==> inputs of job 240 <==
==> flow/design.v <==
module alu (
    input               i_clk,
    input               i_rst_n,
    input               i_valid,
    input signed [11:0] i_data_a,
    input signed [11:0] i_data_b,
    input        [2:0]  i_inst,
    output              o_valid,
    output       [11:0] o_data,
    output              o_overflow
);
reg  [11:0] o_data_w, o_data_r;
reg         o_valid_w, o_valid_r;
reg         o_overflow_w, o_overflow_r;
reg  [19:0] data_old;
reg         overflow_old;
wire [12:0] data_add, data_sub, data_mean;
wire [23:0] data_mul;
wire [19:0] data_mul_round;
wire [20:0] data_mac;
wire [11:0] data_a_abs, data_b_abs;
assign o_valid = o_valid_r;
assign o_data = o_data_r;
assign o_overflow = o_overflow_r;
assign data_add = {i_data_a[11], i_data_a} + {i_data_b[11], i_data_b};
assign data_sub = {i_data_a[11], i_data_a} - {i_data_b[11], i_data_b};
assign data_mul = {{12{i_data_a[11]}}, i_data_a} * {{12{i_data_b[11]}}, i_data_b};
assign data_mul_round = {data_mul[23], data_mul[23:5]} + {19'd0, data_mul[4]};
assign data_mac = {data_mul_round[19], data_mul_round} + {data_old[19], data_old};
assign data_mean = data_add >> 1;
assign data_a_abs = i_data_a[11]? ~(i_data_a)+12'd1: i_data_a;
assign data_b_abs = i_data_b[11]? ~(i_data_b)+12'd1: i_data_b;
always@(*) begin
  o_data_w = 12'd0;
  o_valid_w = i_valid;
  o_overflow_w = 1'b0;
  case(i_inst)
    3'b000: begin  
      o_overflow_w = ^data_add[12:11];
      o_data_w = data_add[11:0];
    end
    3'b001: begin  
      o_overflow_w = ^data_sub[12:11];
      o_data_w = data_sub[11:0];
    end
    3'b010: begin  
      o_data_w = data_mul_round[11:0];
      o_overflow_w = ~(data_mul_round[19:11] == 9'b1_1111_1111 | data_mul_round[19:11] == 9'b0_0000_0000);
    end
    3'b011: begin  
      o_data_w = data_mac[11:0]; 
      o_overflow_w = ~(data_mac[20:11] == 10'b11_1111_1111 | data_mac[20:11] == 10'b00_0000_0000) | overflow_old;
    end
    3'b100: begin  
      o_data_w = ~(i_data_a ^ i_data_b);
    end
    3'b101: begin  
      o_data_w = ~i_data_a[11]? i_data_a: 12'd0;
    end
    3'b110: begin  
      o_data_w = data_mean[11:0];
    end
    3'b111: begin  
      o_data_w = (data_a_abs >= data_b_abs)? data_a_abs: data_b_abs;
    end
  endcase
end
always@(posedge i_clk or negedge i_rst_n) begin
  if(~i_rst_n) begin
    o_data_r <= 12'd0;
    o_overflow_r <= 1'b0;
    o_valid_r <= 1'b0;
  end 
  else begin
    o_data_r <= o_data_w;
    o_overflow_r <= o_overflow_w;
    o_valid_r <= o_valid_w;
  end
end
always@(posedge i_clk or negedge i_rst_n) begin
  if(~i_rst_n) begin
    data_old <= 20'd0;
    overflow_old <= 1'b0;
  end
  else if(i_valid) begin
    if(i_inst == 3'b011)begin
      data_old <= {{8{o_data_w[11]}}, o_data_w};
      overflow_old <= o_overflow_w;
    end
    else begin
      data_old <= 20'd0;
      overflow_old <= 1'b0;
    end
  end
end
endmodule
==> flow/run.sh <==
#!/bin/bash
# the make line also repeats each setting of config.mk as NAME=value (left out here)
make -C /OpenROAD-flow-scripts/flow DESIGN_CONFIG=/design/flow/config.mk WORK_HOME=/design/flow/orfs CLKGATE_MAP_FILE= finish
==> flow/config.mk <==
export PLATFORM = sky130hd
export DESIGN_NAME = alu
export DESIGN_NICKNAME = alu
export VERILOG_FILES = /design/flow/design.v
export SDC_FILE = /design/flow/constraint.sdc
export NUM_CORES = 4
export LEC_CHECK = 0
export ABC_AREA = 0
export CAP_MARGIN = 15
export CELL_PAD_IN_SITES_GLOBAL_PLACEMENT = 0
export CORE_ASPECT_RATIO = 0.68
export CORE_MARGIN = 2
export CORE_UTILIZATION = 40
export CTS_CLUSTER_DIAMETER = 372
export GPL_TIMING_DRIVEN = 0
export HOLD_SLACK_MARGIN = 0.28
export MIN_ROUTING_LAYER = met1
export PLACE_DENSITY_LB_ADDON = 0.09
export SLEW_MARGIN = 10
export TNS_END_PERCENT = 85
==> flow/constraint.sdc <==
create_clock -name core_clock -period 9.65 [get_ports {i_clk}]
set_input_delay 1.9300 -clock core_clock [delete_from_list [all_inputs] [get_ports {i_clk}]]
set_output_delay 1.9300 -clock core_clock [all_outputs]
set_load 0.01 [all_outputs]
==> inputs of job 139, as changes to job 240 <==
Settings changed: ABC_AREA 0 to 1, CAP_MARGIN 15 to 20, CELL_PAD_IN_SITES_GLOBAL_PLACEMENT 0 to not set, CORE_ASPECT_RATIO 0.68 to not set, CORE_UTILIZATION 40 to 72, CTS_CLUSTER_DIAMETER 372 to 397, CTS_CLUSTER_SIZE set to 100, GPL_TIMING_DRIVEN 0 to not set, HOLD_SLACK_MARGIN 0.28 to not set, MIN_ROUTING_LAYER met1 to not set, PLACE_DENSITY_LB_ADDON 0.09 to not set, SLEW_MARGIN 10 to 20, TNS_END_PERCENT 85 to not set.
==> flow/constraint.sdc (replaced) <==
create_clock -name core_clock -period 4.09 [get_ports {i_clk}]
set_input_delay 0.8180 -clock core_clock [delete_from_list [all_inputs] [get_ports {i_clk}]]
set_output_delay 0.8180 -clock core_clock [all_outputs]
set_load 0.01 [all_outputs]
==> flow_summary_export.csv <==
group,metric,value,unit
layout,regArea,676,um2
synth,xor_area_share,7.26,%
clock_network,post-cts-setup-buffers,21,
setup_path,reg2reg_depth,15,
die,die_w,200,um
sta,worst_hold_slack,0.519,ns
global_route,grtUsageMet2,38.5,%
global_route,grt_busiest_layer,"met1",
status,status,"finished clean",
synth,synth_top_area_share,27.0,%
min_path,holdCritStartpoint,"data_old[2]$_DFFE_PN0P_",
The numbers above come from job 240.

==> flow_summary_export.csv <==
group,metric,value,unit
synth,top_cell,"nand2_1",
synth,topCellsByArea,"fa_1, nand2_1, inv_1, ha_1, dfrtp_1",
status,haltStage,"3_5_place_dp",
synth,yosysWarnings,1,
die,die_w,129,um
synth,fp_nets,1983,
synth,simple_gate_share,28.0,%
synth,edf_count,0,
die,core,0.0153,mm2
status,status,"aborted with a tool error",
die,fp.dieArea,0.0167,mm2
status,toolErrorMsg,"Error: detail_place.tcl, 38 bad optional access",
synth,top_cells_by_count,"nand2_1, inv_1, fa_1, ha_1, nor2_1",
synth,synth_top_area_share,24.9,%
synth,yosys.stat.seqShare,5.97,%
synth,xor_area_share,3.40,%
synth,topCombFamilyByArea,"adder cells",
The numbers above come from job 139.

